==> inputs of run a <==
## tt_um_control_top
module tt_um_control_top #(
  parameter ADDRW = 24,
  parameter OPCODEW = 2,
  parameter REQ_QDEPTH = 4,
  parameter COMP_QDEPTH = 4
  ) (
    input  wire       ena,       
    input  wire       clk,       
    input  wire       rst_n,     
    input  wire [7:0] ui_in, 
    output wire [7:0] uo_out, 
    input  wire [7:0] uio_in,     
    output wire [7:0] uio_out, 
    output wire [7:0] uio_oe      
);
export LEC_CHECK = 0
export ABC_AREA = 1
export CAP_MARGIN = 20
export CORE_ASPECT_RATIO = 0.51
export CORE_MARGIN = 2
export CORE_UTILIZATION = 71
export CTS_CLUSTER_DIAMETER = 236
export HOLD_SLACK_MARGIN = -0.08
export SETUP_SLACK_MARGIN = -0.18
export SLEW_MARGIN = 20
create_clock -name core_clock -period 4.25 [get_ports {clk}]
run.sh (not shown) runs the stock make flow with config.mk's settings and CLKGATE_MAP_FILE=.
==> run b (differences from run a) <==
CORE_ASPECT_RATIO = not set   (was 0.51)
CTS_CLUSTER_DIAMETER = not set   (was 236)
HOLD_SLACK_MARGIN = not set   (was -0.08)
PLACE_DENSITY = 0.37   (was not set)
SETUP_SLACK_MARGIN = 1.96   (was -0.18)
TNS_END_PERCENT = 15   (was not set)
==> flow/constraint.sdc (replaced) <==
create_clock -name core_clock -period 10.2 [get_ports {clk}]
set_input_delay 2.0400 -clock core_clock [delete_from_list [all_inputs] [get_ports {clk}]]
set_output_delay 2.0400 -clock core_clock [all_outputs]
set_load 0.01 [all_outputs]
==> run c (differences from run a) <==
ABC_AREA = not set   (was 1)
CORE_ASPECT_RATIO = not set   (was 0.51)
CORE_UTILIZATION = 40   (was 71)
CTS_CLUSTER_DIAMETER = not set   (was 236)
HOLD_SLACK_MARGIN = not set   (was -0.08)
SETUP_SLACK_MARGIN = not set   (was -0.18)
==> flow/constraint.sdc (replaced) <==
create_clock -name core_clock -period 5.86 [get_ports {clk}]
set_input_delay 1.1720 -clock core_clock [delete_from_list [all_inputs] [get_ports {clk}]]
set_output_delay 1.1720 -clock core_clock [all_outputs]
set_load 0.01 [all_outputs]
==> results <==
quantity	run c	run b	run a
Reg2reg setup slack	2.86 ns	6.92 ns	1.09 ns
Total wirelength of the detailed-routed design	87900 µm	100000 µm	107000 µm
Hold_ws	0.355 ns	0.351 ns	0.102 ns
Critical hold path startpoint	deserializer_inst.r_mosi[0]	deserializer_inst.r_mosi[0]	-
Number of buffers inserted during clock tree synthesis	87	85	72
Syn Inst Count	2784	4326	4326
Nets	2793	4242	4245
Run status	no timing/DRC/antenna violations	no timing/DRC/antenna violations	no timing/DRC/antenna violations
Sw Ratio	0.322	0.343	0.358
Critical register-to-register path endpoint	req_queue_inst.aesQueue[2][37]	req_queue_inst.aesQueue[2][18]	req_queue_inst.shaQueue[1][41]
Met1 capacity usage during global routing	0.263	0.515	0.628
Global routing usage on met2	0.316	0.600	0.517
Portion of total power attributed to sequential cells	0.435	0.427	0.431
Worst-path cell with the longest stage delay	sky130_fd_sc_hd__ha_1	sky130_fd_sc_hd__ha_1	sky130_fd_sc_hd__clkdlybuf4s50_1
Share of the core filled by cells before placement	0.404	0.716	0.716
Final Core Density	0.449	0.774	0.773
Mux share	0.157	0	0
Die span in x	303 µm	234 µm	326 µm

* * *

==> zinc <==
Starting RTL as in the previous note.
==> flow/config.mk <==
export PLATFORM = sky130hd
export DESIGN_NAME = tt_um_control_top
export DESIGN_NICKNAME = tt_um_control_top
export VERILOG_FILES = /design/flow/design.v
export SDC_FILE = /design/flow/constraint.sdc
export NUM_CORES = 4
export LEC_CHECK = 0
export ABC_AREA = 1
export CAP_MARGIN = 20
export CORE_ASPECT_RATIO = 0.51
export CORE_MARGIN = 2
export CORE_UTILIZATION = 71
export CTS_CLUSTER_DIAMETER = 236
export HOLD_SLACK_MARGIN = -0.08
export PLACE_DENSITY_LB_ADDON = 0.3
export SETUP_SLACK_MARGIN = 0.18
export SLEW_MARGIN = 20
==> flow/constraint.sdc <==
create_clock -name core_clock -period 5.75 [get_ports {clk}]
set_input_delay 1.1500 -clock core_clock [delete_from_list [all_inputs] [get_ports {clk}]]
set_output_delay 1.1500 -clock core_clock [all_outputs]
set_load 0.01 [all_outputs]
==> lagoon: changes against zinc <==
- CORE_ASPECT_RATIO: 0.51 -> default
- CORE_UTILIZATION: 71 -> 72
- CTS_CLUSTER_DIAMETER: 236 -> 225
- HOLD_SLACK_MARGIN: -0.08 -> default
- PLACE_DENSITY_LB_ADDON: 0.3 -> default
- SETUP_SLACK_MARGIN: 0.18 -> default
==> flow/constraint.sdc (replaced) <==
create_clock -name core_clock -period 3.31 [get_ports {clk}]
set_input_delay 0.6620 -clock core_clock [delete_from_list [all_inputs] [get_ports {clk}]]
set_output_delay 0.6620 -clock core_clock [all_outputs]
set_load 0.01 [all_outputs]
==> results <==
lagoon passed the timing, design-rule and antenna checks. zinc finished clean.
Against zinc, the via count of lagoon is smaller by 4.6%.
Of zinc and lagoon, zinc has the higher register-to-register slack (gap 1.7 ns).
Between zinc and lagoon, the lower core utilization is in zinc (gap 3.1 points).
Between lagoon and zinc, the lower worst setup slack is in lagoon (gap 0.57 ns).
Between zinc and lagoon, the lower hold slack is in zinc (gap 0.0056 ns).
Against zinc, the count of clock-buffer cells in the layout of lagoon is higher by 21.
In zinc the routed wire length is higher than in lagoon, by 11%.
Power: lagoon is larger than zinc (77%).
In area after synthesis, zinc and lagoon do not differ.
Between zinc and lagoon, the lower cell area is in zinc (gap about 2%, measured against lagoon).

* * *

==> job 1054: inputs <==
Starting RTL as in the previous note.
Settings: LEC_CHECK=0, CAP_MARGIN=20, CORE_MARGIN=2, CORE_UTILIZATION=72, CTS_CLUSTER_DIAMETER=66, CTS_CLUSTER_SIZE=14, HOLD_SLACK_MARGIN=-0.07, PLACE_DENSITY=0.36, SETUP_SLACK_MARGIN=0.87, SLEW_MARGIN=40, TNS_END_PERCENT=5; clock period 3.58 ns.
==> inputs of job 1536, as changes to job 1054 <==
==> flow/config.mk (replaced) <==
export PLATFORM = sky130hd
export DESIGN_NAME = tt_um_control_top
export DESIGN_NICKNAME = tt_um_control_top
export VERILOG_FILES = /design/flow/design.v
export SDC_FILE = /design/flow/constraint.sdc
export NUM_CORES = 4
export LEC_CHECK = 0
export ABC_AREA = 1
export CAP_MARGIN = 20
export CORE_MARGIN = 2
export CORE_UTILIZATION = 72
export CTS_CLUSTER_SIZE = 23
export HOLD_SLACK_MARGIN = 0.3
export PLACE_DENSITY_LB_ADDON = 0.2
export SETUP_SLACK_MARGIN = 0.89
export SLEW_MARGIN = 20
==> flow/constraint.sdc (replaced) <==
create_clock -name core_clock -period 3.26 [get_ports {clk}]
set_input_delay 0.6520 -clock core_clock [delete_from_list [all_inputs] [get_ports {clk}]]
set_output_delay 0.6520 -clock core_clock [all_outputs]
set_load 0.01 [all_outputs]
==> qor summary <==
metric	job 1536	job 1054
Cell-internal power	0.0212 W	0.0161 W
Depth of the worst register-to-register path	9	6
Rel. slew slack	31.1%	41.9%
Adders+Majority by Area	1.22%	1.28%
Ratio of final minimum period to clock period	89.7%	94.1%
Final weighted congestion in routability-driven placement	0.943	0.829
Combinational cell area excluding buffers and inverters	12,900 µm²	12,800 µm²
Post-synthesis to final-layout area growth	10.9%	8.76%
Final Cell Area	41,600 µm²	39,000 µm²
GR Util met1	51.9%	49.5%
Power after layout	0.0326 W	0.0241 W
Register share of total power	41.4%	45.5%
Mux contribution to synthesized area	0%	15.7%
Detail Placement HPWL	60,400 µm	54,200 µm
Clock buffer count from CTS	83	72
Inverter count	438	39
Per-cell routed wire length	20.6 µm	26.4 µm
Sw Ratio	34.8%	33.2%
First-pass GRT wire length	161,000 µm	142,000 µm
Multi-input logic portion of the cell area	31.1%	33.0%
Worst path max stage delay	450 ps	430 ps
Clock transition time at the flip-flop clock pins of the worst setup and hold paths	70 ps	60 ps
Number of detailed-route iterations in the first pass	6	10
Status	no timing/DRC/antenna violations	no timing/DRC/antenna violations
Leak Pwr	20.0 nW	18.4 nW
Number of fill cells	3,164	2,892
Met2 capacity usage during global routing	60.4%	58.7%
Power is estimated from default activity; no workload was simulated.
